`design/flow/run.sh`:
```
#!/bin/bash
# the make line also repeats each setting of config.mk as NAME=value (left out here)
make -C /OpenROAD-flow-scripts/flow DESIGN_CONFIG=/design/flow/config.mk WORK_HOME=/design/flow/orfs CLKGATE_MAP_FILE= finish
```
`design/flow/design.v`:
```
module S_AXI_LITE#(
		parameter integer S_AXI_LITE_SIZE = 5,
		parameter integer S_AXI_DATA_SIZE = 32 
		)(
		input S_AXI_ACLK,
		input S_AXI_ARESETN,
        input  [ 31 : 0] S_AXI_LITE_ARADDR,
        output S_AXI_LITE_ARREADY,
        input  S_AXI_LITE_ARVALID,
        output S_AXI_LITE_RVALID,
        input  S_AXI_LITE_RREADY,
        output [S_AXI_DATA_SIZE - 1: 0] S_AXI_LITE_RDATA,
        input  [ 31 : 0] S_AXI_LITE_AWADDR,
        output S_AXI_LITE_AWREADY,
        input  S_AXI_LITE_AWVALID,
        input  S_AXI_LITE_WVALID,
        output S_AXI_LITE_WREADY,
        input  [S_AXI_DATA_SIZE - 1: 0] S_AXI_LITE_WDATA,
        output S_AXI_LITE_BVALID,
        input S_AXI_LITE_BREADY
		);
		reg [S_AXI_DATA_SIZE - 1: 0] axi_reg0;
		reg [S_AXI_DATA_SIZE - 1: 0] axi_reg1;
		reg [S_AXI_DATA_SIZE - 1: 0] axi_reg2;
		reg [S_AXI_DATA_SIZE - 1: 0] axi_reg3;
		reg [S_AXI_DATA_SIZE - 1: 0] axi_reg4;
		reg [S_AXI_DATA_SIZE - 1: 0] axi_reg5;
        reg [ 31 : 0] axi_araddr ;
        reg [ 31 : 0] axi_awaddr ;
        reg [S_AXI_DATA_SIZE - 1: 0] axi_wdata;
        reg [S_AXI_DATA_SIZE - 1: 0] axi_rdata;
        reg awready;
        reg wready;
        reg awlatch;
        reg bvalid;
        reg axi_wen;
        reg axi_wack;
        reg arready;
        reg rvalid;
        reg axi_rvalid;
        assign S_AXI_LITE_AWREADY = awready;
        assign S_AXI_LITE_WREADY  = wready;
        assign S_AXI_LITE_BVALID = bvalid;
        assign S_AXI_LITE_ARREADY = arready;
        assign S_AXI_LITE_RVALID = axi_rvalid;
        assign S_AXI_LITE_RDATA = axi_rdata;
        always@(posedge S_AXI_ACLK)
          if(S_AXI_ARESETN == 'b0)
            bvalid <= 0;
          else if(S_AXI_LITE_BREADY && ~bvalid)
            bvalid <= 'b1;
          else
            bvalid <= 'b0;
        always@(posedge S_AXI_ACLK)
          if(S_AXI_ARESETN == 'b0)
            awready <= 'b0;
          else if(S_AXI_LITE_AWVALID && S_AXI_LITE_WVALID && ~awready)
            awready <= 'b1;
          else if(wready)
            awready <= 'b0;
          else
            awready <= awready;
        always@(posedge S_AXI_ACLK)
            if(S_AXI_ARESETN == 'b0)
                axi_awaddr <= 0;
            else if (awready)
                axi_awaddr <= S_AXI_LITE_AWADDR;
            else
                axi_awaddr <= axi_awaddr;
        always@(posedge S_AXI_ACLK)
          if(S_AXI_ARESETN == 'b0)
            wready <= 0;
          else if(S_AXI_LITE_WVALID && ~wready && awready)
            wready <= 'b1;
          else
            wready <= 'b0;
        always@(posedge S_AXI_ACLK)
          if(S_AXI_ARESETN == 'b0) begin
            axi_wdata <= 0;
            axi_wen <= 0;
          end else if(awready && wready) begin
            axi_wdata <= S_AXI_LITE_WDATA;
            axi_wen <= 'b1;
          end else if(axi_wen)
            axi_wen <= 'b0;
          else begin
            axi_wdata <= axi_wdata;
            axi_wen <= axi_wen;
          end
        always@(posedge S_AXI_ACLK)
          if(S_AXI_ARESETN == 'b0)begin
		    axi_reg0 <= 0;
		    axi_reg1 <= 0;
		    axi_reg2 <= 0;
		    axi_reg3 <= 0;
		    axi_reg4 <= 0;
		    axi_reg5 <= 0;
		  end else if (axi_awaddr[ S_AXI_LITE_SIZE - 1 :0] == 5'd0)begin
            if(axi_wen) begin
             axi_reg0<= axi_wdata;
             axi_wack <= 'b1;
            end else begin
             axi_reg0<= axi_reg0;
             axi_wack <= 'b0;
            end
		  end else if (axi_awaddr[ S_AXI_LITE_SIZE - 1 :0] == 5'd4)begin
            if(axi_wen) begin
             axi_reg1<= axi_wdata;
             axi_wack <= 'b1;
            end else begin
             axi_reg1<= axi_reg1;
             axi_wack <= 'b0;
            end
		  end else if (axi_awaddr[ S_AXI_LITE_SIZE - 1 :0] == 5'd8)begin
            if(axi_wen) begin
             axi_reg2<= axi_wdata;
             axi_wack <= 'b1;
            end else begin
             axi_reg2<= axi_reg2;
             axi_wack <= 'b0;
            end
		  end else if (axi_awaddr[ S_AXI_LITE_SIZE - 1 :0] == 5'd12)begin
            if(axi_wen) begin
             axi_reg3<= axi_wdata;
             axi_wack <= 'b1;
            end else begin
             axi_reg3<= axi_reg3;
             axi_wack <= 'b0;
            end
		  end else if (axi_awaddr[ S_AXI_LITE_SIZE - 1 :0] == 5'd16)begin
            if(axi_wen) begin
             axi_reg4<= axi_wdata;
             axi_wack <= 'b1;
            end else begin
             axi_reg4<= axi_reg4;
             axi_wack <= 'b0;
            end
		  end else if (axi_awaddr[ S_AXI_LITE_SIZE - 1 :0] == 5'd20)begin
            if(axi_wen) begin
             axi_reg5<= axi_wdata;
             axi_wack <= 'b1;
            end else begin
             axi_reg5<= axi_reg5;
             axi_wack <= 'b0;
            end
		  end
        always@(posedge  S_AXI_ACLK)
          if(S_AXI_ARESETN == 'b0)
            arready <= 'b0;
          else if(S_AXI_LITE_ARVALID && ~arready)
            arready <= 'b1;
          else
            arready <= 'b0;
        always@(posedge S_AXI_ACLK)
          if(S_AXI_ARESETN == 'b0)
            axi_araddr <= 0;
          else if(arready)
            axi_araddr <= S_AXI_LITE_ARADDR;
          else
            axi_araddr <= axi_araddr;
        always@(posedge  S_AXI_ACLK)
          if(S_AXI_ARESETN == 'b0)
            rvalid <= 'b0;
          else if(arready && S_AXI_LITE_RREADY && ~rvalid)
            rvalid <= 'b1;
          else
            rvalid <= 'b0;
        always@(posedge S_AXI_ACLK)
          if(S_AXI_ARESETN == 'b0)begin
            axi_rvalid <= 'b0;
            axi_rdata <= 'b0;
		  end else if(axi_araddr[ S_AXI_LITE_SIZE - 1 :0] == 5'd0)begin
            if(rvalid)begin
              axi_rdata <= axi_reg0;
              axi_rvalid <= 'b1;
            end else begin
              axi_rvalid <= 'b0;
              axi_rdata <= axi_rdata;
            end
		  end else if(axi_araddr[ S_AXI_LITE_SIZE - 1 :0] == 5'd4)begin
            if(rvalid)begin
              axi_rdata <= axi_reg1;
              axi_rvalid <= 'b1;
            end else begin
              axi_rvalid <= 'b0;
              axi_rdata <= axi_rdata;
            end
		  end else if(axi_araddr[ S_AXI_LITE_SIZE - 1 :0] == 5'd8)begin
            if(rvalid)begin
              axi_rdata <= axi_reg2;
              axi_rvalid <= 'b1;
            end else begin
              axi_rvalid <= 'b0;
              axi_rdata <= axi_rdata;
            end
		  end else if(axi_araddr[ S_AXI_LITE_SIZE - 1 :0] == 5'd12)begin
            if(rvalid)begin
              axi_rdata <= axi_reg3;
              axi_rvalid <= 'b1;
            end else begin
              axi_rvalid <= 'b0;
              axi_rdata <= axi_rdata;
            end
		  end else if(axi_araddr[ S_AXI_LITE_SIZE - 1 :0] == 5'd16)begin
            if(rvalid)begin
              axi_rdata <= axi_reg4;
              axi_rvalid <= 'b1;
            end else begin
              axi_rvalid <= 'b0;
              axi_rdata <= axi_rdata;
            end
		  end else if(axi_araddr[ S_AXI_LITE_SIZE - 1 :0] == 5'd20)begin
            if(rvalid)begin
              axi_rdata <= axi_reg5;
              axi_rvalid <= 'b1;
            end else begin
              axi_rvalid <= 'b0;
              axi_rdata <= axi_rdata;
            end
			end else begin
              axi_rvalid <= 'b0;
              axi_rdata <= axi_rdata;
            end
endmodule
```
`design/flow/constraint.sdc`:
```
create_clock -name core_clock -period 2.24 [get_ports {S_AXI_ACLK}]
set_input_delay 0.4480 -clock core_clock [delete_from_list [all_inputs] [get_ports {S_AXI_ACLK}]]
set_output_delay 0.4480 -clock core_clock [all_outputs]
set_load 0.01 [all_outputs]
```
`design/flow/config.mk`:
```
export PLATFORM = sky130hd
export DESIGN_NAME = S_AXI_LITE
export DESIGN_NICKNAME = S_AXI_LITE
export VERILOG_FILES = /design/flow/design.v
export SDC_FILE = /design/flow/constraint.sdc
export NUM_CORES = 4
export LEC_CHECK = 0
export CAP_MARGIN = 20
export CORE_MARGIN = 2
export CORE_UTILIZATION = 70
export CTS_CLUSTER_SIZE = 14
export SLEW_MARGIN = 20
```
==> results.sh, run 1 <==
# flow metrics
export IMPL_status="complete, no violations"
export IMPL_switching_share_pct=22.95
export IMPL_cts_htree_levels=1
export IMPL_synth_cellmix_compoundShare_pct=22.66
export IMPL_drt_wl_total_mm=32.29
export IMPL_cp_slowest_cell="clkdlybuf4s50_1"
export IMPL_fmax_ghz=0.4728
export IMPL_grt_ovfl_total=0
export IMPL_synthCells=1391
export IMPL_power_switching_w=0.002272
export IMPL_combPwrFrac_pct=6.1
export IMPL_r2r_start="axi_araddr[4]"
export IMPL_holdWs_ns=0.4156
export IMPL_die_y_um=130.5
export IMPL_finalInstanceArea_mm2=0.01311
export IMPL_cts_path_max_buffers=3
export IMPL_port_buffer_count=85
export IMPL_yosys_area_mm2=0.01120
export IMPL_grt_max_degree=63
export IMPL_nets=1525
export IMPL_antenna_left=0
export IMPL_edf_count=0
export IMPL_antenna_found_initial=0
export IMPL_yosys_area_share_simple_pct=19.65
export IMPL_maxPowerGroup="sequential cells"
export IMPL_slowest_delay_ns=0.60
export IMPL_wl_per_cell_um=19.50
export IMPL_diodes=0
export IMPL_ys_ff=273
export IMPL_r2r_cells=4
export IMPL_grt_use_total_pct=37.42
export IMPL_crit_fanout=8
export IMPL_endpoint="S_AXI_LITE_ARREADY"
export IMPL_rsz0062_at_grt="no"
export IMPL_xor_share_pct=0
export IMPL_root_buffer="clkbuf_16"
export IMPL_adder_share_pct=0
export IMPL_clockPowerShare_pct=44.0
export IMPL_vias=10480
export IMPL_cts_num_sinks=273
export IMPL_finalSetupTns_ns=0
export IMPL_ff_type="dfxtp_1"
export IMPL_synthDistinctLibCells=49
export IMPL_coreArea_mm2=0.01577
export IMPL_die_area_mm2=0.01702
export IMPL_final_min_clock_period_ns=2.115
export IMPL_p_per_area_mw_per_mm2=755.3
export IMPL_hp_start="bvalid"
export IMPL_cap_violations=0
export IMPL_top_cells_by_area="dfxtp_1, nand2_1, a21oi_1"
export IMPL_critical_path_required_ns=1.79
export IMPL_seqPwrFrac_pct=49.9
export IMPL_cp_end_kind="output pin"
export IMPL_p_int_w=0.007630
export IMPL_ir_drop_mv=0.6959
export IMPL_cts_tree="done"
export IMPL_finalMaxSlewViolations=0
export IMPL_hold_path_class="reg -> reg"
export IMPL_die_x_um=130.5
export IMPL_startpoint="arready"
export IMPL_r2r_end="axi_rdata[0]"
export IMPL_drc=0
export IMPL_setup_viol=0
export IMPL_drtIter0Drc=878
export IMPL_path_cells="clkdlybuf4s50_1"
export IMPL_warnings=82
export IMPL_yosys_area_top_type="dfxtp_1"
export IMPL_postCtsSetupRepairBufs=0
export IMPL_place_area_mm2=0.01227
export IMPL_maxSlewHeadroom_pct=56.64
export IMPL_ctsResizeCount=0
export IMPL_utilization_pct=83.13
export IMPL_ys_seq_share_pct=48.82
export IMPL_hold_end="bvalid"
export IMPL_area_growth_pct=17.10
export IMPL_skew_ns=0.01042
export IMPL_ys_warn_count=1
export IMPL_top_logic_kind="AND-OR/OR-AND gates"
export IMPL_top_cell="nand2_1"
export IMPL_regArea_mm2=0.005470
export IMPL_fin_ws_ns=0.1251
export IMPL_cts_buffers=27
export IMPL_comb_power_w=0.000602
export IMPL_vias_per_cell=6.327
export IMPL_cp_start_kind="flip-flop"
export IMPL_postSynth_asyncResetShare_pct=0
export IMPL_path_class="reg -> out"
export IMPL_fin_crit_sh_pct=94.41
export IMPL_rrSetupSlack_ns=0.22
export IMPL_yosys_cells=1391
export IMPL_clk_pin_slew_ns=0.06
export IMPL_hpwl_mm=18.07
export IMPL_worstHoldPathCells=1
export IMPL_place_ws_ns=0.2613
export IMPL_arrival_ns=1.67
export IMPL_cp_buffers_inverters=1
export IMPL_avgSynthCellArea_um2=8.049
export IMPL_common_cells="nand2_1, dfxtp_1, a21oi_1, clkbuf_1, o21ai_0"
export IMPL_firstDrtPassIters=7
export IMPL_p_seq_w=0.00494
export IMPL_cts_hold_buf=0
export IMPL_gp_congestion=0.8030
export IMPL_fillers=1064
export IMPL_rows=46
export IMPL_ios=140
export IMPL_powerClk_w=0.00436
export IMPL_hold_violations=0
export IMPL_tightestPinTransition_ns=0.6504
export IMPL_grt_pass1_wl_mm=50.11
export IMPL_grt_pass1_vias=9592
export IMPL_path_delay_family="buffers and inverters"
export IMPL_insertion_delay_ns=0.53
export IMPL_fp_util_pct=70.99
export IMPL_syn_nets=1494
export IMPL_netlist_area_mm2=0.01120
export IMPL_cp_depth=1
export IMPL_mi_logic_area_mm2=0.005181
export IMPL_synthDominantCellAreaShare_pct=48.82
export IMPL_ys_sh_mux_pct=3.856
export IMPL_p_leak_nw=4.456
-- stage by stage --
| stage | power [W] | cells |
|---|---|---|
| 2_1_floorplan | 0.005339 | 1391 |
| 3_3_place_gp | 0.005623 | 1609 |
| 3_5_place_dp | 0.005629 | 1609 |
| 4_1_cts | 0.009881 | 1656 |
| 5_1_grt | 0.01013 | 1656 |
| 6_report | 0.009902 | 1656 |
-- per-layer routing --
metal  vias up  wire length, µm  share of wire, %  global-route usage, %
met1      4921            13310                41                  49.90
li1       4863                -                 -                      -
met3       110             3086               9.6                  7.329
met2       583            14780                46                  59.90
met4         0             1121               3.5                  15.89
met5         -                0                 0                      0
-- cell type report --
cell class              count  area share [%]
well taps                 216           2.061
flip-flops and latches    273           41.73
multi-input cells         985           39.52
clock buffers              39           5.879
inverters                   3          0.1241
repair buffers            132           10.14
clock inverters             8          0.5535
==> inputs of run 2 (changes only) <==
- ABC_AREA: not set -> 1
- CORE_UTILIZATION: 70 -> 68
- CTS_CLUSTER_SIZE: 14 -> 37
- HOLD_SLACK_MARGIN: not set -> 0.3
- SETUP_SLACK_MARGIN: not set -> 0.48
- clock period: 2.24 -> 1.6 ns (I/O delays scaled with it)
==> run 2 against run 1 <==
- the flow now stops in global routing
- area after synthesis is 1.9% lower
- synthesized cell count is 7.6% higher
- die area is 0.99% higher
==> results.sh, run 2 <==
# physical design summary
export IMPL_synth_cellmix_compoundShare_pct=24.71
export IMPL_synthCells=1497
export IMPL_rows=46
export IMPL_syn_nets=1600
export IMPL_xor_share_pct=0
export IMPL_common_cells="a21oi_1, dfxtp_1, nand2_1, o21ai_0, inv_1"
export IMPL_ys_warn_count=1
export IMPL_yosys_area_share_simple_pct=15.80
export IMPL_cts_htree_levels=1
export IMPL_ys_seq_share_pct=49.74
export IMPL_dp_cells=1731
export IMPL_ys_ff=273
export IMPL_top_logic_kind="AND-OR/OR-AND gates"
export IMPL_postSynth_asyncResetShare_pct=0
export IMPL_place_area_mm2=0.01250
export IMPL_cts_num_sinks=273
export IMPL_ys_sh_mux_pct=0
export IMPL_yosys_cells=1497
export IMPL_top_cells_by_area="dfxtp_1, a21oi_1, o21ai_0"
export IMPL_gp_congestion=0.8033
export IMPL_ios=140
export IMPL_die_area_mm2=0.01719
export IMPL_tool_error="[ERROR DPL-0038] Utilization greater than 100%, impossible to legalize"
export IMPL_coreArea_mm2=0.01583
export IMPL_root_buffer="clkbuf_16"
export IMPL_cts_buffers=27
export IMPL_yosys_area_mm2=0.01099
export IMPL_avgSynthCellArea_um2=7.339
export IMPL_netlist_area_mm2=0.01099
export IMPL_status="stopped before the end"
export IMPL_die_x_um=131.1
export IMPL_adder_share_pct=0
export IMPL_edf_count=0
export IMPL_synthDominantCellAreaShare_pct=49.74
export IMPL_synthDistinctLibCells=22
export IMPL_die_y_um=131.1
export IMPL_yosys_area_top_type="dfxtp_1"
export IMPL_port_buffer_count=85
export IMPL_stop_stage="global routing"
export IMPL_top_cell="a21oi_1"
export IMPL_cts_path_max_buffers=3
export IMPL_hpwl_mm=16.70
export IMPL_fp_util_pct=69.42
export IMPL_ff_type="dfxtp_1"
## run 2: repair_timing
action,in CTS
gates resized,412
gates cloned,22
buffers inserted,34
hold buffers,1
setup endpoints to repair,297
pin swaps,48
hold endpoints to repair,2
## run 2: per-stage QoR
step | util, % | TNS [ns] | power (W) | setup slack, ns
floorplan | - | 0 | 0.007865 | 0.08608
global placement | 79.00 | 0 | 0.008357 | 0.01187
detailed placement | 79.00 | -0.1877 | 0.008382 | -0.03592
CTS | 95.41 | -0.05027 | 0.01464 | -0.01201
==> inputs of run 3 (changes only) <==
- CORE_UTILIZATION: 68 -> 71
- CTS_CLUSTER_DIAMETER: not set -> 257
- CTS_CLUSTER_SIZE: 37 -> not set
- HOLD_SLACK_MARGIN: 0.3 -> not set
- SETUP_SLACK_MARGIN: 0.48 -> -0.08
- clock period: 1.6 -> 1.43 ns (I/O delays scaled with it)
==> run 3 against run 2 <==
- the flow stops in clock tree synthesis
- die area fell by 4.1%
- area after synthesis did not move
- synthesized cell count did not move
==> results.sh, run 3 <==
# physical design summary
export IMPL_top_cell="a21oi_1"
export IMPL_place_ws_ns=-0.2271
export IMPL_syn_nets=1600
export IMPL_yosys_area_top_type="dfxtp_1"
export IMPL_ys_seq_share_pct=49.74
export IMPL_yosys_area_share_simple_pct=15.80
export IMPL_postSynth_asyncResetShare_pct=0
export IMPL_tool_error="[ERROR DPL-0033] detailed placement checks failed during check placement."
export IMPL_yosys_area_mm2=0.01099
export IMPL_ys_sh_mux_pct=0
export IMPL_synthDistinctLibCells=22
export IMPL_common_cells="a21oi_1, dfxtp_1, nand2_1, o21ai_0, inv_1"
export IMPL_top_cells_by_area="dfxtp_1, a21oi_1, o21ai_0"
export IMPL_xor_share_pct=0
export IMPL_synthDominantCellAreaShare_pct=49.74
export IMPL_stop_stage="clock tree synthesis"
export IMPL_hpwl_mm=17.88
export IMPL_die_area_mm2=0.01649
export IMPL_die_x_um=128.4
export IMPL_fp_util_pct=72.54
export IMPL_die_y_um=128.4
export IMPL_rows=45
export IMPL_port_buffer_count=85
export IMPL_ff_type="dfxtp_1"
export IMPL_netlist_area_mm2=0.01099
export IMPL_ios=140
export IMPL_edf_count=0
export IMPL_synth_cellmix_compoundShare_pct=24.71
export IMPL_coreArea_mm2=0.01515
export IMPL_synthCells=1497
export IMPL_top_logic_kind="AND-OR/OR-AND gates"
export IMPL_ys_ff=273
export IMPL_gp_congestion=0.8138
export IMPL_avgSynthCellArea_um2=7.339
export IMPL_ys_warn_count=1
export IMPL_adder_share_pct=0
export IMPL_status="stopped before the end"
export IMPL_yosys_cells=1497
-- run 3: per-stage QoR --
stage | hold slack (ns) | std cells | utilization [%] | instance area [µm²]
floorplan | 0.3891 | 1497 | - | 11000
global placement | 0.3994 | 1725 | 82.91 | 12560
detailed placement | 0.4063 | 1725 | 82.91 | 12560
==> inputs of run 4 (changes only) <==
- CAP_MARGIN: 20 -> 35
- CELL_PAD_IN_SITES_DETAIL_PLACEMENT: not set -> 1
- CELL_PAD_IN_SITES_GLOBAL_PLACEMENT: not set -> 2
- CORE_ASPECT_RATIO: not set -> 0.56
- CORE_MARGIN: 2 -> 7
- CORE_UTILIZATION: 71 -> 40
- CTS_CLUSTER_DIAMETER: 257 -> 354
- GPL_ROUTABILITY_DRIVEN: not set -> 0
- GPL_TIMING_DRIVEN: not set -> 0
- MAX_ROUTING_LAYER: not set -> met5
- MIN_ROUTING_LAYER: not set -> met2
- PLACE_DENSITY: not set -> 0.48
- SETUP_SLACK_MARGIN: -0.08 -> 0.67
- SLEW_MARGIN: 20 -> 30
- TNS_END_PERCENT: not set -> 25
- clock period: 1.43 -> 3.36 ns (I/O delays scaled with it)
==> run 4 against run 3 <==
- the run now finishes clean
- synthesized cell count stayed put
- die area up 97%
- area after synthesis unchanged
==> results.sh, run 4 <==
# flow metrics
export IMPL_status="complete, no violations"
export IMPL_cts_buffers=27
export IMPL_cpMostUsedCell="clkbuf_1"
export IMPL_antenna_left=0
export IMPL_cts_hold_buf=0
export IMPL_adder_share_pct=0
export IMPL_finalMaxSlewViolations=0
export IMPL_arrival_ns=3.16
export IMPL_p_seq_w=0.00327
export IMPL_yosys_area_share_simple_pct=15.80
export IMPL_wl_per_cell_um=22.55
export IMPL_rsz0062_at_grt="yes"
export IMPL_warnings=83
export IMPL_clk_pin_slew_ns=0.07
export IMPL_edf_count=0
export IMPL_skew_ns=0.02438
export IMPL_postSynth_asyncResetShare_pct=0
export IMPL_port_buffer_count=85
export IMPL_ff_type="dfxtp_1"
export IMPL_holdWs_ns=0.4216
export IMPL_path_delay_family="buffers and inverters"
export IMPL_setup_viol=0
export IMPL_path_cells="clkdlybuf4s50_1, clkbuf_1, clkbuf_1, o21ai_0, a21oi_1"
export IMPL_fin_ws_ns=0.7043
export IMPL_vias_per_cell=7.530
export IMPL_die_y_um=138.0
export IMPL_grt_max_degree=15
export IMPL_final_min_clock_period_ns=2.656
export IMPL_vias=15000
export IMPL_top_logic_kind="AND-OR/OR-AND gates"
export IMPL_cap_violations=0
export IMPL_ios=140
export IMPL_place_ws_ns=-0.1594
export IMPL_grt_ovfl_total=0
export IMPL_fillers=3408
export IMPL_firstDrtPassIters=8
export IMPL_mi_logic_area_mm2=0.004473
export IMPL_yosys_area_mm2=0.01099
export IMPL_xor_share_pct=0
export IMPL_fp_util_pct=40.65
export IMPL_synth_cellmix_compoundShare_pct=24.71
export IMPL_powerClk_w=0.00318
export IMPL_rows=45
export IMPL_power_switching_w=0.001955
export IMPL_ys_ff=273
export IMPL_regArea_mm2=0.005465
export IMPL_seqPwrFrac_pct=45.5
export IMPL_yosys_cells=1497
export IMPL_top_cell="a21oi_1"
export IMPL_critical_path_required_ns=3.86
export IMPL_die_area_mm2=0.03250
export IMPL_r2r_cells=13
export IMPL_endpoint="axi_reg4[1]"
export IMPL_common_cells="a21oi_1, dfxtp_1, nand2_1, o21ai_0, inv_1"
export IMPL_hold_end="bvalid"
export IMPL_drt_wl_total_mm=44.91
export IMPL_maxSlewHeadroom_pct=32.40
export IMPL_ys_warn_count=1
export IMPL_maxPowerGroup="sequential cells"
export IMPL_insertion_delay_ns=0.59
export IMPL_cp_slowest_cell="clkbuf_1"
export IMPL_drtIter0Drc=2034
export IMPL_root_buffer="clkbuf_16"
export IMPL_fin_crit_sh_pct=79.04
export IMPL_die_x_um=235.5
export IMPL_grt_pass1_wl_mm=68.99
export IMPL_path_class="in -> reg"
export IMPL_cts_num_sinks=273
export IMPL_clockPowerShare_pct=44.3
export IMPL_cp_depth=5
export IMPL_r2r_start="axi_araddr[4]"
export IMPL_netlist_area_mm2=0.01099
export IMPL_synthDominantCellAreaShare_pct=49.74
export IMPL_finalSetupTns_ns=0
export IMPL_worstHoldPathCells=1
export IMPL_nets=1723
export IMPL_cts_path_max_buffers=3
export IMPL_rrSetupSlack_ns=0.74
export IMPL_switching_share_pct=27.18
export IMPL_startpoint="S_AXI_ARESETN"
export IMPL_hold_violations=0
export IMPL_p_per_area_mw_per_mm2=541.2
export IMPL_tightestPinTransition_ns=1.014
export IMPL_cp_buffers_inverters=3
export IMPL_hold_path_class="reg -> reg"
export IMPL_r2r_end="axi_rdata[18]"
export IMPL_ys_seq_share_pct=49.74
export IMPL_coreArea_mm2=0.02703
export IMPL_cp_end_kind="flip-flop"
export IMPL_hp_start="bvalid"
export IMPL_area_growth_pct=20.98
export IMPL_cts_htree_levels=1
export IMPL_synthCells=1497
export IMPL_avgSynthCellArea_um2=7.339
export IMPL_combPwrFrac_pct=10.2
export IMPL_grt_use_total_pct=40.97
export IMPL_fmax_ghz=0.3766
export IMPL_hpwl_mm=30.82
export IMPL_antenna_found_initial=0
export IMPL_cts_tree="done"
export IMPL_cp_start_kind="input pin"
export IMPL_top_cells_by_area="dfxtp_1, a21oi_1, o21ai_0"
export IMPL_slowest_delay_ns=0.72
export IMPL_synthDistinctLibCells=22
export IMPL_comb_power_w=0.000735
export IMPL_ir_drop_mv=0.3454
export IMPL_crit_fanout=10
export IMPL_syn_nets=1600
export IMPL_grt_pass1_vias=16940
export IMPL_ys_sh_mux_pct=0
export IMPL_yosys_area_top_type="dfxtp_1"
export IMPL_p_int_w=0.005239
export IMPL_p_leak_nw=5.065
export IMPL_drc=0
## run 4: area by class of cell
cell class,instances,share of cell area (%)
clock buffers,37,5.818
diodes,1,0.01883
repair buffers,94,7.126
well taps,352,3.314
multi-input cells,942,33.65
plain buffers,111,3.304
clock inverters,11,0.7907
inverters,171,4.857
flip-flops and latches,273,41.12
## run 4: per-layer routing
layer / GRT usage, % / share of wire (%) / up-vias
met4: 7.179 / 6.0 / 8
li1: - / - / 5173
met5: 4.610 / 0.47 / -
met2: 41.95 / 44 / 4298
met3: 65.52 / 49 / 347
met1: - / 0 / 5173
## run 4: per-stage QoR
stage | instance area [µm²] | power [W] | cells | utilization (%)
2_1_floorplan | 10990 | 0.003709 | 1497 | -
3_3_place_gp | 12280 | 0.003988 | 1934 | 45.43
3_5_place_dp | 12280 | 0.003999 | 1934 | 45.43
4_1_cts | 13160 | 0.007054 | 1982 | 48.70
5_1_grt | 13290 | 0.007369 | 1991 | 49.17
6_report | 13290 | 0.007194 | 1992 | 49.18
## run 4: timing repair
| action | in CTS | in global routing |
|---|---|---|
| buffers inserted | 0 | 8 |
| gates resized | 4 | 11 |
| setup endpoints to repair | 30 | 60 |
| pin swaps | 0 | 4 |
==> inputs of run 5 (changes only) <==
- ABC_AREA: 1 -> not set
- CAP_MARGIN: 35 -> 20
- CELL_PAD_IN_SITES_DETAIL_PLACEMENT: 1 -> not set
- CELL_PAD_IN_SITES_GLOBAL_PLACEMENT: 2 -> not set
- CORE_ASPECT_RATIO: 0.56 -> not set
- CORE_MARGIN: 7 -> 2
- CORE_UTILIZATION: 40 -> 72
- CTS_CLUSTER_DIAMETER: 354 -> 184
- CTS_CLUSTER_SIZE: not set -> 48
- GPL_ROUTABILITY_DRIVEN: 0 -> not set
- GPL_TIMING_DRIVEN: 0 -> not set
- MAX_ROUTING_LAYER: met5 -> not set
- MIN_ROUTING_LAYER: met2 -> not set
- PLACE_DENSITY: 0.48 -> not set
- PLACE_DENSITY_LB_ADDON: not set -> 0.3
- SETUP_SLACK_MARGIN: 0.67 -> not set
- SLEW_MARGIN: 30 -> 20
- TNS_END_PERCENT: 25 -> not set
- clock period: 3.36 -> 1.53 ns (I/O delays scaled with it)
==> run 5 against run 4 <==
- the run now fails in global routing
- die area is 49% lower
- synthesized cell count fell by 7.1%
- area after synthesis increased by 1.9%
==> results.sh, run 5 <==
# physical design summary
export IMPL_die_area_mm2=0.01656
export IMPL_cts_hold_buf=0
export IMPL_adder_share_pct=0
export IMPL_cts_num_sinks=273
export IMPL_place_ws_ns=-0.2083
export IMPL_status="stopped before the end"
export IMPL_ff_type="dfxtp_1"
export IMPL_root_buffer="clkbuf_16"
export IMPL_yosys_area_mm2=0.01120
export IMPL_common_cells="nand2_1, dfxtp_1, a21oi_1, clkbuf_1, o21ai_0"
export IMPL_netlist_area_mm2=0.01120
export IMPL_gp_congestion=0.8430
export IMPL_rows=45
export IMPL_top_logic_kind="AND-OR/OR-AND gates"
export IMPL_edf_count=0
export IMPL_xor_share_pct=0
export IMPL_ys_sh_mux_pct=3.856
export IMPL_cts_buffers=9
export IMPL_top_cells_by_area="dfxtp_1, nand2_1, a21oi_1"
export IMPL_die_x_um=128.7
export IMPL_ys_ff=273
export IMPL_synthCells=1391
export IMPL_ys_warn_count=1
export IMPL_die_y_um=128.7
export IMPL_coreArea_mm2=0.01520
export IMPL_ios=140
export IMPL_syn_nets=1494
export IMPL_yosys_cells=1391
export IMPL_cts_path_max_buffers=3
export IMPL_top_cell="nand2_1"
export IMPL_place_area_mm2=0.01271
export IMPL_fp_util_pct=73.65
export IMPL_synth_cellmix_compoundShare_pct=22.66
export IMPL_stop_stage="global routing"
export IMPL_postSynth_asyncResetShare_pct=0
export IMPL_avgSynthCellArea_um2=8.049
export IMPL_synthDominantCellAreaShare_pct=48.82
export IMPL_yosys_area_top_type="dfxtp_1"
export IMPL_ys_seq_share_pct=48.82
export IMPL_tool_error="[ERROR DPL-0038] Utilization greater than 100%, impossible to legalize"
export IMPL_synthDistinctLibCells=49
export IMPL_cts_htree_levels=1
export IMPL_yosys_area_share_simple_pct=19.65
export IMPL_hpwl_mm=20.32
export IMPL_port_buffer_count=85
[run 5: what timing repair did]
action | in CTS
buffers inserted | 10
setup endpoints to repair | 134
hold endpoints to repair | 0
cloned | 9
pin swaps | 72
resized | 205
[run 5: through the flow]
stage,setup TNS (ns),total power [W],instances,hold slack (ns),utilization [%]
after global placement,-6.365,0.008320,1620,0.4042,83.62
after floorplan,-0.2644,0.007821,1391,0.4198,-
after detailed placement,-10.00,0.008335,1620,0.4413,83.62
after CTS,-4.018,0.01166,1650,0.3468,91.81
==> inputs of run 6 (changes only) <==
- ABC_AREA: not set -> 1
- CAP_MARGIN: 20 -> 0
- CORE_UTILIZATION: 72 -> 70
- CTS_CLUSTER_SIZE: 48 -> 37
- SETUP_SLACK_MARGIN: not set -> 0.42
- clock period: 1.53 -> 1.46 ns (I/O delays scaled with it)
==> run 6 against run 5 <==
- the flow again stops in global routing
- die area grew 0.90%
- area after synthesis shrank 1.9%
- synthesized cell count grew 7.6%
==> results.sh, run 6 <==
# physical design summary
export IMPL_dp_cells=1751
export IMPL_cts_path_max_buffers=3
export IMPL_synthDominantCellAreaShare_pct=49.74
export IMPL_ys_sh_mux_pct=0
export IMPL_cts_hold_buf=0
export IMPL_yosys_area_top_type="dfxtp_1"
export IMPL_top_cells_by_area="dfxtp_1, a21oi_1, o21ai_0"
export IMPL_place_area_mm2=0.01273
export IMPL_cts_num_sinks=273
export IMPL_yosys_area_mm2=0.01099
export IMPL_yosys_area_share_simple_pct=15.80
export IMPL_root_buffer="clkbuf_16"
export IMPL_ys_ff=273
export IMPL_ys_seq_share_pct=49.74
export IMPL_postSynth_asyncResetShare_pct=0
export IMPL_die_area_mm2=0.01671
export IMPL_rows=45
export IMPL_yosys_cells=1497
export IMPL_avgSynthCellArea_um2=7.339
export IMPL_xor_share_pct=0
export IMPL_common_cells="a21oi_1, dfxtp_1, nand2_1, o21ai_0, inv_1"
export IMPL_hpwl_mm=18.12
export IMPL_place_ws_ns=-0.1484
export IMPL_port_buffer_count=85
export IMPL_cts_htree_levels=1
export IMPL_synthCells=1497
export IMPL_die_y_um=129.3
export IMPL_stop_stage="global routing"
export IMPL_adder_share_pct=0
export IMPL_tool_error="[ERROR DPL-0038] Utilization greater than 100%, impossible to legalize"
export IMPL_edf_count=0
export IMPL_ys_warn_count=1
export IMPL_synthDistinctLibCells=22
export IMPL_synth_cellmix_compoundShare_pct=24.71
export IMPL_status="stopped before the end"
export IMPL_die_x_um=129.3
export IMPL_coreArea_mm2=0.01526
export IMPL_ios=140
export IMPL_ff_type="dfxtp_1"
export IMPL_gp_congestion=0.8225
export IMPL_top_cell="a21oi_1"
export IMPL_netlist_area_mm2=0.01099
export IMPL_cts_buffers=11
export IMPL_syn_nets=1600
export IMPL_fp_util_pct=72.00
export IMPL_top_logic_kind="AND-OR/OR-AND gates"
-- run 6: what timing repair did --
action                                  4_1_cts
gates cloned                                 13
buffers inserted                             21
endpoints found under the setup margin      295
resized                                     313
pin swaps                                    28
-- run 6: through the flow --
stage / hold WS, ns / util, %
3_5_place_dp: 0.4051 / 83.44
2_1_floorplan: 0.3951 / -
3_3_place_gp: 0.3997 / 83.44
4_1_cts: 0.1028 / 91.46
==> inputs of run 7 (changes only) <==
- CAP_MARGIN: 0 -> 20
- CORE_ASPECT_RATIO: not set -> 0.5
- CORE_UTILIZATION: 70 -> 72
- CTS_CLUSTER_DIAMETER: 184 -> 375
- CTS_CLUSTER_SIZE: 37 -> 97
- PLACE_DENSITY_LB_ADDON: 0.3 -> not set
- SETUP_SLACK_MARGIN: 0.42 -> not set
- TNS_END_PERCENT: not set -> 100
- clock period: 1.46 -> 1.47 ns (I/O delays scaled with it)
==> run 7 against run 6 <==
- the run again fails in global routing
- die area is 2.3% lower
- area after synthesis did not move
- synthesized cell count did not move
==> results.sh, run 7 <==
# physical design summary
export IMPL_postSynth_asyncResetShare_pct=0
export IMPL_cts_num_sinks=273
export IMPL_adder_share_pct=0
export IMPL_ys_sh_mux_pct=0
export IMPL_tool_error="[ERROR DPL-0038] Utilization greater than 100%, impossible to legalize"
export IMPL_ff_type="dfxtp_1"
export IMPL_port_buffer_count=85
export IMPL_syn_nets=1600
export IMPL_yosys_area_top_type="dfxtp_1"
export IMPL_common_cells="a21oi_1, dfxtp_1, nand2_1, o21ai_0, inv_1"
export IMPL_die_x_um=178.7
export IMPL_top_cell="a21oi_1"
export IMPL_ys_seq_share_pct=49.74
export IMPL_synthDominantCellAreaShare_pct=49.74
export IMPL_cts_path_max_buffers=3
export IMPL_cts_htree_levels=1
export IMPL_ios=140
export IMPL_status="stopped before the end"
export IMPL_fp_util_pct=74.74
export IMPL_cts_buffers=6
export IMPL_dp_cells=1740
export IMPL_ys_ff=273
export IMPL_synthCells=1497
export IMPL_xor_share_pct=0
export IMPL_edf_count=0
export IMPL_coreArea_mm2=0.01470
export IMPL_synthDistinctLibCells=22
export IMPL_yosys_area_mm2=0.01099
export IMPL_place_area_mm2=0.01252
export IMPL_stop_stage="global routing"
export IMPL_ys_warn_count=1
export IMPL_gp_congestion=0.8638
export IMPL_rows=31
export IMPL_die_area_mm2=0.01632
export IMPL_netlist_area_mm2=0.01099
export IMPL_die_y_um=91.35
export IMPL_top_logic_kind="AND-OR/OR-AND gates"
export IMPL_avgSynthCellArea_um2=7.339
export IMPL_yosys_area_share_simple_pct=15.80
export IMPL_top_cells_by_area="dfxtp_1, a21oi_1, o21ai_0"
export IMPL_synth_cellmix_compoundShare_pct=24.71
export IMPL_yosys_cells=1497
export IMPL_root_buffer="clkbuf_16"
export IMPL_hpwl_mm=19.65
[run 7: through the flow]
step | setup WS [ns] | utilization [%]
after floorplan | -0.04392 | -
after global placement | -0.2026 | 85.16
after detailed placement | -0.2604 | 85.16
after CTS | -0.1863 | 94.02
[run 7: timing repair]
action | CTS
hold buffers | 0
cloned | 20
resized | 350
buffers inserted | 32
endpoints found under the setup margin | 232
pin swaps | 36
==> inputs of run 8 (changes only) <==
- ABC_AREA: 1 -> not set
- CORE_ASPECT_RATIO: 0.5 -> not set
- CORE_UTILIZATION: 72 -> 70
- CTS_CLUSTER_DIAMETER: 375 -> 104
- CTS_CLUSTER_SIZE: 97 -> not set
- TNS_END_PERCENT: 100 -> not set
- clock period: 1.47 -> 1.79 ns (I/O delays scaled with it)
==> run 8 against run 7 <==
- synthesized cell count fell by 7.1%
- area after synthesis is 1.9% higher
- the layout now fails its checks (negative setup slack)
- die area up 4.3%
==> results.sh, run 8 <==
# flow metrics
export IMPL_cts_path_max_buffers=3
export IMPL_p_seq_w=0.00616
export IMPL_netlist_area_mm2=0.01120
export IMPL_drt_wl_total_mm=33.95
export IMPL_fin_ws_ns=-0.03682
export IMPL_synthDistinctLibCells=49
export IMPL_ys_sh_mux_pct=3.856
export IMPL_die_area_mm2=0.01702
export IMPL_grt_ovfl_total=0
export IMPL_postSynth_asyncResetShare_pct=0
export IMPL_port_buffer_count=85
export IMPL_insertion_delay_ns=0.55
export IMPL_regArea_mm2=0.005472
export IMPL_cp_slowest_cell="dfxtp_4"
export IMPL_grt_pass1_vias=10490
export IMPL_cp_start_kind="flip-flop"
export IMPL_cts_hold_buf=0
export IMPL_vias_per_cell=6.440
export IMPL_place_ws_ns=-0.05618
export IMPL_hp_start="S_AXI_LITE_ARVALID"
export IMPL_finalMaxSlewViolations=0
export IMPL_p_total_w=0.01293
export IMPL_avgSynthCellArea_um2=8.049
export IMPL_cap_violations=0
export IMPL_clk_pin_slew_ns=0.06
export IMPL_synthCells=1391
export IMPL_mi_logic_area_mm2=0.005189
export IMPL_top_cell="nand2_1"
export IMPL_synth_cellmix_compoundShare_pct=22.66
export IMPL_skew_ns=0.02372
export IMPL_maxSlewHeadroom_pct=52.42
export IMPL_rrSetupSlack_ns=-0.04
export IMPL_arrival_ns=2.25
export IMPL_coreArea_mm2=0.01577
export IMPL_seqPwrFrac_pct=47.6
export IMPL_cp_buffers_inverters=2
export IMPL_utilization_pct=85.31
export IMPL_p_leak_nw=4.942
export IMPL_cts_num_sinks=273
export IMPL_warnings=82
export IMPL_die_x_um=130.5
export IMPL_clockPowerShare_pct=46.1
export IMPL_yosys_area_share_simple_pct=19.65
export IMPL_slowest_delay_ns=0.36
export IMPL_fillers=962
export IMPL_xor_share_pct=0
export IMPL_ir_drop_mv=0.8082
export IMPL_top_cells_by_area="dfxtp_1, nand2_1, a21oi_1"
export IMPL_root_buffer="clkbuf_16"
export IMPL_power_switching_w=0.002923
export IMPL_status="finished with violations"
export IMPL_path_delay_family="AND-OR/OR-AND gates"
export IMPL_p_per_area_mw_per_mm2=961.4
export IMPL_endpoint="axi_rdata[27]"
export IMPL_ys_ff=273
export IMPL_violatedChecks="negative setup slack"
export IMPL_r2r_start="axi_araddr[3]"
export IMPL_ff_type="dfxtp_1"
export IMPL_grt_max_degree=66
export IMPL_yosys_area_mm2=0.01120
export IMPL_cp_end_kind="flip-flop"
export IMPL_startpoint="axi_araddr[3]"
export IMPL_fp_util_pct=70.99
export IMPL_rows=46
export IMPL_hold_path_class="in -> reg"
export IMPL_switching_share_pct=22.60
export IMPL_common_cells="nand2_1, dfxtp_1, a21oi_1, clkbuf_1, o21ai_0"
export IMPL_adder_share_pct=0
export IMPL_path_cells="buf_12, buf_4, mux2i_1, o21ai_0, o32ai_2, a21oi_1"
export IMPL_cts_htree_levels=1
export IMPL_cts_buffers=27
export IMPL_gp_congestion=0.8621
export IMPL_path_class="reg -> reg"
export IMPL_tightestPinTransition_ns=0.7138
export IMPL_powerClk_w=0.00597
export IMPL_ios=140
export IMPL_top_logic_kind="AND-OR/OR-AND gates"
export IMPL_syn_nets=1494
export IMPL_setup_viol=1
export IMPL_cts_tree="done"
export IMPL_yosys_area_top_type="dfxtp_1"
export IMPL_firstDrtPassIters=6
export IMPL_die_y_um=130.5
export IMPL_synthDominantCellAreaShare_pct=48.82
export IMPL_r2r_end="axi_rdata[27]"
export IMPL_vias=10780
export IMPL_drtIter0Drc=1104
export IMPL_wl_per_cell_um=20.28
export IMPL_nets=1540
export IMPL_fin_crit_sh_pct=102.1
export IMPL_final_min_clock_period_ns=1.827
export IMPL_combPwrFrac_pct=6.2
export IMPL_worstHoldPathCells=3
export IMPL_cp_depth=6
export IMPL_p_int_w=0.01001
export IMPL_area_growth_pct=20.16
export IMPL_crit_fanout=27
export IMPL_grt_use_total_pct=38.99
export IMPL_grt_pass1_wl_mm=52.61
export IMPL_r2r_cells=6
export IMPL_hold_violations=0
export IMPL_antenna_left=0
export IMPL_yosys_cells=1391
export IMPL_hpwl_mm=19.21
export IMPL_drc=0
export IMPL_hold_end="arready"
export IMPL_critical_path_required_ns=2.21
export IMPL_maxPowerGroup="sequential cells"
export IMPL_ys_seq_share_pct=48.82
export IMPL_antenna_found_initial=0
export IMPL_diodes=0
export IMPL_edf_count=0
export IMPL_postCtsSetupRepairBufs=0
export IMPL_fmax_ghz=0.5474
export IMPL_ys_warn_count=1
export IMPL_comb_power_w=0.000804
-- run 8: layout make-up --
type                       instances  share of cell area, %
clock inverter                    10                 0.9580
clock buffer                      40                  6.055
tap                              216                  2.009
multi-input combinational        985                  38.57
timing repair buffer             147                  11.62
inverter                           3                 0.1209
sequential                       273                  40.67
-- run 8: metrics by stage --
step	hold WS, ns	area (µm²)	std cells	setup TNS, ns
global placement	0.4045	12480	1624	-0.3181
finish	0.3769	13450	1674	-0.03682
detailed placement	0.4309	12480	1624	-1.294
CTS	0.3891	13410	1674	0
global route	0.3951	13450	1674	-0.1239
floorplan	0.4319	11200	1391	0
-- run 8: repair_timing --
| item | in CTS | in global routing |
|---|---|---|
| endpoints found under the setup margin | 14 | 16 |
| pin swaps | 0 | 0 |
| gates resized | 14 | 16 |
-- run 8: per-layer routing --
| layer | vias up | part of all wire [%] | routed length (µm) | global-route usage, % |
|---|---|---|---|---|
| li1 | 4892 | - | - | - |
| met1 | 5019 | 37 | 12710 | 49.47 |
| met2 | 726 | 48 | 16200 | 65.23 |
| met3 | 144 | 11 | 3613 | 6.393 |
| met4 | 0 | 4.2 | 1421 | 18.90 |
| met5 | - | 0 | 0 | 0 |
==> inputs of run 9 (changes only) <==
- ABC_AREA: not set -> 1
- CORE_UTILIZATION: 70 -> 72
- CTS_CLUSTER_DIAMETER: 104 -> not set
- CTS_CLUSTER_SIZE: not set -> 97
- clock period: 1.79 -> 1.7 ns (I/O delays scaled with it)
==> run 9 against run 8 <==
- still fails the layout checks on negative setup slack
- combinational power up about 90%
- largest cell class unchanged
- clock-buffer cell count up 2
- clock power down 0.7%
- die area down 4.4%
- largest power group unchanged
- hold slack worse by 0.25 ns
- global-route usage down 0.54 points
- wire length up 1.2%
- clock skew down 0.012 ns
==> results.sh, run 9 <==
# flow metrics
export IMPL_power_switching_w=0.003411
export IMPL_die_x_um=127.5
export IMPL_powerClk_w=0.00593
export IMPL_hold_path_class="in -> reg"
export IMPL_utilization_pct=90.15
export IMPL_combPwrFrac_pct=11.0
export IMPL_fmax_ghz=0.5673
export IMPL_finalMaxSlewViolations=0
export IMPL_cts_num_sinks=273
export IMPL_drc=0
export IMPL_top_cell="a21oi_1"
export IMPL_grt_ovfl_total=0
export IMPL_finalInstanceArea_mm2=0.01355
export IMPL_r2r_end="axi_rdata[17]"
export IMPL_cpMostUsedCell="nand2_2"
export IMPL_fillers=715
export IMPL_path_delay_family="simple AND/OR/NAND/NOR gates"
export IMPL_warnings=83
export IMPL_p_seq_w=0.00648
export IMPL_yosys_area_mm2=0.01099
export IMPL_coreArea_mm2=0.01503
export IMPL_cts_tree="done"
export IMPL_root_buffer="clkbuf_16"
export IMPL_cts_hold_buf=0
export IMPL_p_int_w=0.01053
export IMPL_slowest_delay_ns=0.37
export IMPL_avgSynthCellArea_um2=7.339
export IMPL_critical_path_required_ns=2.17
export IMPL_synthDistinctLibCells=22
export IMPL_skew_ns=0.01192
export IMPL_ys_seq_share_pct=49.74
export IMPL_path_cells="nor2_4, nand2_2, buf_4, nor3_4, clkbuf_8, a21oi_1, nand2_2, nand2_2, a21oi_2"
export IMPL_drt_wl_total_mm=34.35
export IMPL_hold_violations=0
export IMPL_die_area_mm2=0.01626
export IMPL_maxPowerGroup="sequential cells"
export IMPL_cts_path_max_buffers=3
export IMPL_synth_cellmix_compoundShare_pct=24.71
export IMPL_yosys_cells=1497
export IMPL_p_leak_nw=5.498
export IMPL_firstDrtPassIters=9
export IMPL_r2r_start="axi_araddr[1]"
export IMPL_cp_depth=9
export IMPL_area_growth_pct=23.36
export IMPL_postSynth_asyncResetShare_pct=0
export IMPL_ys_ff=273
export IMPL_violatedChecks="negative setup slack"
export IMPL_cp_slowest_cell="clkbuf_8"
export IMPL_rsz0062_at_grt="yes"
export IMPL_final_min_clock_period_ns=1.763
export IMPL_status="finished with violations"
export IMPL_synthDominantCellAreaShare_pct=49.74
export IMPL_crit_fanout=32
export IMPL_cap_violations=0
export IMPL_cts_htree_levels=1
export IMPL_top_logic_kind="AND-OR/OR-AND gates"
export IMPL_place_area_mm2=0.01230
export IMPL_p_per_area_mw_per_mm2=1029
export IMPL_clk_pin_slew_ns=0.06
export IMPL_grt_max_degree=65
export IMPL_fp_util_pct=73.08
export IMPL_endpoint="axi_rdata[17]"
export IMPL_xor_share_pct=0
export IMPL_hpwl_mm=16.66
export IMPL_hold_end="axi_wdata[31]"
export IMPL_edf_count=0
export IMPL_ff_type="dfxtp_1"
export IMPL_place_ws_ns=-0.02027
export IMPL_drtIter0Drc=1646
export IMPL_antenna_left=0
export IMPL_ys_warn_count=1
export IMPL_gp_congestion=0.8257
export IMPL_antenna_found_initial=0
export IMPL_grt_use_total_pct=38.45
export IMPL_fin_crit_sh_pct=103.7
export IMPL_grt_pass1_vias=10440
export IMPL_ir_drop_mv=0.9292
export IMPL_diodes=0
export IMPL_hp_start="S_AXI_ARESETN"
export IMPL_cp_start_kind="flip-flop"
export IMPL_yosys_area_share_simple_pct=15.80
export IMPL_synthCells=1497
export IMPL_common_cells="a21oi_1, dfxtp_1, nand2_1, o21ai_0, inv_1"
export IMPL_wl_per_cell_um=19.38
export IMPL_rows=45
export IMPL_vias_per_cell=6.378
export IMPL_seqPwrFrac_pct=46.5
export IMPL_switching_share_pct=24.46
export IMPL_comb_power_w=0.00153
export IMPL_nets=1668
export IMPL_adder_share_pct=0
export IMPL_worstHoldPathCells=3
export IMPL_die_y_um=127.5
export IMPL_insertion_delay_ns=0.54
export IMPL_arrival_ns=2.23
export IMPL_cp_buffers_inverters=2
export IMPL_rrSetupSlack_ns=-0.06
export IMPL_cts_buffers=26
export IMPL_r2r_cells=9
export IMPL_tightestPinTransition_ns=0.4802
export IMPL_yosys_area_top_type="dfxtp_1"
export IMPL_netlist_area_mm2=0.01099
export IMPL_maxSlewHeadroom_pct=67.84
export IMPL_vias=11300
export IMPL_cp_end_kind="flip-flop"
export IMPL_ios=140
export IMPL_fin_ws_ns=-0.06280
export IMPL_syn_nets=1600
export IMPL_setup_viol=14
export IMPL_clockPowerShare_pct=42.5
export IMPL_path_class="reg -> reg"
export IMPL_top_cells_by_area="dfxtp_1, a21oi_1, o21ai_0"
export IMPL_ys_sh_mux_pct=0
export IMPL_port_buffer_count=85
export IMPL_startpoint="axi_araddr[1]"
export IMPL_grt_pass1_wl_mm=50.89
-- run 9: stage by stage --
step	hold WS, ns	setup TNS, ns	instances	total power (W)
floorplan	0.3975	0	1497	0.007332
global placement	0.3973	0	1706	0.007791
detailed placement	0.4015	-0.06596	1706	0.007815
CTS	0.1241	0	1765	0.01370
global route	0.1226	-2.589	1772	0.01427
finish	0.1256	-0.3165	1772	0.01394
-- run 9: final cells by class --
| type | count | area, µm² | area share [%] |
|---|---|---|---|
| inverter | 171 | 644.4 | 4.754 |
| tap | 188 | 235.2 | 1.736 |
| multi-input combinational | 942 | 4598 | 33.93 |
| clock inverter | 5 | 75.07 | 0.5539 |
| clock buffer | 42 | 792.0 | 5.844 |
| timing repair buffer | 151 | 1739 | 12.83 |
| sequential | 273 | 5469 | 40.35 |
-- run 9: what timing repair did --
item	in CTS	in global routing
endpoints found under the setup margin	59	99
pin swaps	10	7
buffers inserted	9	2
gates cloned	3	5
gates resized	49	53
-- run 9: metal layers --
| metal | global-route usage [%] | vias up | part of all wire (%) |
|---|---|---|---|
| met3 | 6.533 | 196 | 11 |
| li1 | - | 5110 | - |
| met5 | 0 | - | 0 |
| met1 | 47.35 | 5166 | 36 |
| met4 | 19.78 | 0 | 5.2 |
| met2 | 65.05 | 829 | 47 |
==> inputs of run 10 (changes only) <==
- ABC_AREA: 1 -> not set
- CAP_MARGIN: 20 -> 5
- CELL_PAD_IN_SITES_DETAIL_PLACEMENT: not set -> 2
- CELL_PAD_IN_SITES_GLOBAL_PLACEMENT: not set -> 2
- CORE_ASPECT_RATIO: not set -> 1.85
- CORE_MARGIN: 2 -> 10
- CORE_UTILIZATION: 72 -> 17
- CTS_CLUSTER_DIAMETER: not set -> 92
- CTS_CLUSTER_SIZE: 97 -> not set
- HOLD_SLACK_MARGIN: not set -> 0.03
- MAX_ROUTING_LAYER: not set -> met4
- TNS_END_PERCENT: not set -> 85
- clock period: 1.7 -> 2.64 ns (I/O delays scaled with it)
==> run 10 against run 9 <==
- now clean on timing, DRC and antenna
- area after synthesis is 1.9% higher
- global-route usage is 26 points lower
- core utilization is 69 points lower
- die area went up to 4.7 times the previous value
- synthesized cell count is 7.1% lower
- design area is 4.2% higher
- sequential share of layout area is 1.6 points lower
- clock skew is 0.0020 ns higher
- via count is 8.8% lower
- final cell count is 29% higher
- combinational power is 64% lower
- critical endpoint is now S_AXI_LITE_AWREADY
==> results.sh, run 10 <==
# flow metrics
export IMPL_status="complete, no violations"
export IMPL_ys_seq_share_pct=48.82
export IMPL_postCtsSetupRepairBufs=0
export IMPL_root_buffer="clkbuf_16"
export IMPL_drt_wl_total_mm=48.59
export IMPL_maxPowerGroup="the clock network"
export IMPL_ys_ff=273
export IMPL_r2r_cells=5
export IMPL_warnings=82
export IMPL_top_cell="nand2_1"
export IMPL_die_area_mm2=0.07701
export IMPL_hold_path_class="in -> reg"
export IMPL_startpoint="awready"
export IMPL_common_cells="nand2_1, dfxtp_1, a21oi_1, clkbuf_1, o21ai_0"
export IMPL_area_growth_pct=26.10
export IMPL_r2r_start="axi_araddr[0]"
export IMPL_ys_sh_mux_pct=3.856
export IMPL_hold_violations=0
export IMPL_cp_depth=1
export IMPL_seqPwrFrac_pct=45.2
export IMPL_antenna_found_initial=0
export IMPL_p_per_area_mw_per_mm2=656.4
export IMPL_grt_pass1_wl_mm=73.60
export IMPL_cp_start_kind="flip-flop"
export IMPL_xor_share_pct=0
export IMPL_cts_num_sinks=273
export IMPL_rsz0062_at_grt="no"
export IMPL_arrival_ns=1.86
export IMPL_cp_end_kind="output pin"
export IMPL_slowest_delay_ns=0.65
export IMPL_cp_buffers_inverters=1
export IMPL_setup_viol=0
export IMPL_fp_util_pct=17.09
export IMPL_ctsResizeCount=0
export IMPL_grt_ovfl_total=0
export IMPL_grt_use_total_pct=12.71
export IMPL_edf_count=0
export IMPL_dp_cells=2238
export IMPL_endpoint="S_AXI_LITE_AWREADY"
export IMPL_synth_cellmix_compoundShare_pct=22.66
export IMPL_top_cells_by_area="dfxtp_1, nand2_1, a21oi_1"
export IMPL_finalSetupTns_ns=0
export IMPL_vias_per_cell=4.501
export IMPL_tightestPinTransition_ns=1.159
export IMPL_nets=1527
export IMPL_ff_type="dfxtp_1"
export IMPL_grt_max_degree=206
export IMPL_cp_slowest_cell="dfxtp_1"
export IMPL_cts_path_max_buffers=3
export IMPL_p_int_w=0.007102
export IMPL_power_switching_w=0.002166
export IMPL_path_class="reg -> out"
export IMPL_postSynth_asyncResetShare_pct=0
export IMPL_holdWs_ns=0.4119
export IMPL_hp_start="S_AXI_ARESETN"
export IMPL_skew_ns=0.01388
export IMPL_die_x_um=208.7
export IMPL_die_y_um=369.1
export IMPL_cts_hold_buf=0
export IMPL_maxSlewHeadroom_pct=22.75
export IMPL_ys_warn_count=1
export IMPL_port_buffer_count=85
export IMPL_adder_share_pct=0
export IMPL_worstHoldPathCells=4
export IMPL_vias=10310
export IMPL_synthDominantCellAreaShare_pct=48.82
export IMPL_grt_pass1_vias=11620
export IMPL_gp_congestion=0.7492
export IMPL_path_delay_family="flip-flops"
export IMPL_p_leak_nw=4.570
export IMPL_drc=0
export IMPL_r2r_end="axi_rdata[28]"
export IMPL_fin_crit_sh_pct=90.36
export IMPL_cts_buffers=29
export IMPL_fmax_ghz=0.4192
export IMPL_yosys_cells=1391
export IMPL_fillers=7451
export IMPL_drtIter0Drc=393
export IMPL_hpwl_mm=30.60
export IMPL_yosys_area_top_type="dfxtp_1"
export IMPL_powerClk_w=0.00452
export IMPL_firstDrtPassIters=4
export IMPL_coreArea_mm2=0.06550
export IMPL_cts_htree_levels=1
export IMPL_final_min_clock_period_ns=2.386
export IMPL_cts_tree="done"
export IMPL_switching_share_pct=23.37
export IMPL_top_logic_kind="AND-OR/OR-AND gates"
export IMPL_path_cells="clkdlybuf4s50_1"
export IMPL_synthDistinctLibCells=49
export IMPL_p_seq_w=0.00419
export IMPL_cap_violations=0
export IMPL_antenna_left=0
export IMPL_hold_end="awready"
export IMPL_ir_drop_mv=0.4330
export IMPL_clockPowerShare_pct=48.8
export IMPL_ios=140
export IMPL_syn_nets=1494
export IMPL_clk_pin_slew_ns=0.06
export IMPL_rrSetupSlack_ns=0.46
export IMPL_comb_power_w=0.000557
export IMPL_critical_path_required_ns=2.11
export IMPL_netlist_area_mm2=0.01120
export IMPL_wl_per_cell_um=21.21
export IMPL_finalMaxSlewViolations=0
export IMPL_avgSynthCellArea_um2=8.049
export IMPL_yosys_area_mm2=0.01120
export IMPL_stdcell_count=2291
export IMPL_diodes=0
export IMPL_rows=128
export IMPL_synthCells=1391
export IMPL_yosys_area_share_simple_pct=19.65
export IMPL_combPwrFrac_pct=6.0
export IMPL_crit_fanout=10
export IMPL_insertion_delay_ns=0.56
run 10: stage by stage:
stage	util, %	total power [W]	worst slack, ns	area [µm²]
finish	21.55	0.009267	0.2544	14120
global route	21.55	0.009634	0.1726	14120
floorplan	-	0.004530	0.9837	11200
detailed placement	19.95	0.004851	0.4539	13070
global placement	19.95	0.004846	0.4672	13070
CTS	21.55	0.009437	0.2238	14120
run 10: metal layers:
metal | share of wire, % | track usage [%]
met3 | 2.9 | 1.148
met4 | 2.5 | 3.789
met1 | 39 | 13.28
met5 | 0 | -
met2 | 56 | 24.54
run 10: layout make-up:
cell class                      count  area (µm²)  share of cell area, %
Clock buffer                       40       858.3                  6.080
Clock inverter                     13       190.2                  1.347
Inverter                            3       16.27                 0.1152
Multi-Input combinational cell    985        5189                  36.75
Sequential cell                   273        5470                  38.75
Tap cell                          845        1057                  7.489
Timing Repair Buffer              132        1336                  9.466
==> inputs of run 11 (changes only) <==
- ABC_AREA: not set -> 0
- CELL_PAD_IN_SITES_GLOBAL_PLACEMENT: 2 -> 0
- CORE_ASPECT_RATIO: 1.85 -> not set
- CORE_MARGIN: 10 -> 4
- CORE_UTILIZATION: 17 -> 63
- CTS_CLUSTER_DIAMETER: 92 -> 257
- CTS_CLUSTER_SIZE: not set -> 18
- GPL_ROUTABILITY_DRIVEN: not set -> 0
- GPL_TIMING_DRIVEN: not set -> 1
- HOLD_SLACK_MARGIN: 0.03 -> 0.19
- MAX_ROUTING_LAYER: met4 -> met5
- MIN_ROUTING_LAYER: not set -> met2
- PLACE_DENSITY: not set -> 0.8
- SETUP_SLACK_MARGIN: not set -> 0.5
- SLEW_MARGIN: 20 -> 35
- TNS_END_PERCENT: 85 -> 5
- clock period: 2.64 -> 3.82 ns (I/O delays scaled with it)
==> run 11 against run 10 <==
- the run now fails in detailed placement
- area after synthesis is the same
- die area shrank 74%
- synthesized cell count is the same
==> results.sh, run 11 <==
# physical design summary
export IMPL_ys_sh_mux_pct=3.856
export IMPL_tool_error="Error: detail_place.tcl, 38 bad optional access"
export IMPL_synthDominantCellAreaShare_pct=48.82
export IMPL_netlist_area_mm2=0.01120
export IMPL_common_cells="nand2_1, dfxtp_1, a21oi_1, clkbuf_1, o21ai_0"
export IMPL_synthCells=1391
export IMPL_ys_ff=273
export IMPL_top_cells_by_area="dfxtp_1, nand2_1, a21oi_1"
export IMPL_top_cell="nand2_1"
export IMPL_syn_nets=1494
export IMPL_status="stopped before the end"
export IMPL_edf_count=0
export IMPL_ff_type="dfxtp_1"
export IMPL_yosys_area_mm2=0.01120
export IMPL_port_buffer_count=85
export IMPL_yosys_area_top_type="dfxtp_1"
export IMPL_coreArea_mm2=0.01736
export IMPL_stop_stage="detailed placement"
export IMPL_ios=140
export IMPL_yosys_cells=1391
export IMPL_ys_warn_count=1
export IMPL_die_area_mm2=0.01997
export IMPL_xor_share_pct=0
export IMPL_synthDistinctLibCells=49
export IMPL_avgSynthCellArea_um2=8.049
export IMPL_adder_share_pct=0
export IMPL_yosys_area_share_simple_pct=19.65
export IMPL_rows=48
export IMPL_fp_util_pct=64.50
export IMPL_ys_seq_share_pct=48.82
export IMPL_synth_cellmix_compoundShare_pct=22.66
export IMPL_die_y_um=141.3
export IMPL_postSynth_asyncResetShare_pct=0
export IMPL_die_x_um=141.3
export IMPL_top_logic_kind="AND-OR/OR-AND gates"
==> run 11: through the flow <==
| step | total power [W] | instance area, µm² |
|---|---|---|
| floorplan | 0.003130 | 11200 |
| global placement | 0.003273 | 12020 |
==> inputs of run 12 (changes only) <==
- ABC_AREA: 0 -> not set
- CAP_MARGIN: 5 -> 20
- CELL_PAD_IN_SITES_DETAIL_PLACEMENT: 2 -> not set
- CELL_PAD_IN_SITES_GLOBAL_PLACEMENT: 0 -> not set
- CORE_MARGIN: 4 -> 2
- CORE_UTILIZATION: 63 -> 71
- CTS_CLUSTER_DIAMETER: 257 -> 27
- CTS_CLUSTER_SIZE: 18 -> 34
- GPL_ROUTABILITY_DRIVEN: 0 -> not set
- GPL_TIMING_DRIVEN: 1 -> not set
- HOLD_SLACK_MARGIN: 0.19 -> not set
- MAX_ROUTING_LAYER: met5 -> not set
- MIN_ROUTING_LAYER: met2 -> not set
- PLACE_DENSITY: 0.8 -> not set
- SETUP_SLACK_MARGIN: 0.5 -> 0.51
- SLEW_MARGIN: 35 -> 20
- TNS_END_PERCENT: 5 -> not set
- clock period: 3.82 -> 1.74 ns (I/O delays scaled with it)
==> run 12 against run 11 <==
- the run fails in clock tree synthesis
- die area decreased by 16%
- area after synthesis unchanged
- synthesized cell count unchanged
==> results.sh, run 12 <==
# physical design summary
export IMPL_dp_cells=1631
export IMPL_stop_stage="clock tree synthesis"
export IMPL_status="stopped before the end"
export IMPL_ff_type="dfxtp_1"
export IMPL_avgSynthCellArea_um2=8.049
export IMPL_synth_cellmix_compoundShare_pct=22.66
export IMPL_postSynth_asyncResetShare_pct=0
export IMPL_ys_sh_mux_pct=3.856
export IMPL_adder_share_pct=0
export IMPL_die_area_mm2=0.01679
export IMPL_place_area_mm2=0.01264
export IMPL_common_cells="nand2_1, dfxtp_1, a21oi_1, clkbuf_1, o21ai_0"
export IMPL_ios=140
export IMPL_rows=45
export IMPL_fp_util_pct=73.10
export IMPL_top_logic_kind="AND-OR/OR-AND gates"
export IMPL_syn_nets=1494
export IMPL_top_cells_by_area="dfxtp_1, nand2_1, a21oi_1"
export IMPL_edf_count=0
export IMPL_ys_seq_share_pct=48.82
export IMPL_yosys_area_mm2=0.01120
export IMPL_die_x_um=129.6
export IMPL_xor_share_pct=0
export IMPL_yosys_cells=1391
export IMPL_synthDominantCellAreaShare_pct=48.82
export IMPL_hpwl_mm=19.47
export IMPL_synthCells=1391
export IMPL_yosys_area_share_simple_pct=19.65
export IMPL_die_y_um=129.6
export IMPL_ys_ff=273
export IMPL_synthDistinctLibCells=49
export IMPL_netlist_area_mm2=0.01120
export IMPL_tool_error="[ERROR DPL-0038] Utilization greater than 100%, impossible to legalize"
export IMPL_coreArea_mm2=0.01531
export IMPL_ys_warn_count=1
export IMPL_yosys_area_top_type="dfxtp_1"
export IMPL_gp_congestion=0.8671
export IMPL_top_cell="nand2_1"
export IMPL_place_ws_ns=0.04346
export IMPL_port_buffer_count=85
## run 12: per-stage QoR
step	total power [W]	utilization, %
floorplan	0.006898	-
global placement	0.007308	82.52
detailed placement	0.007323	82.52
Power and IR drop assume default switching activity.
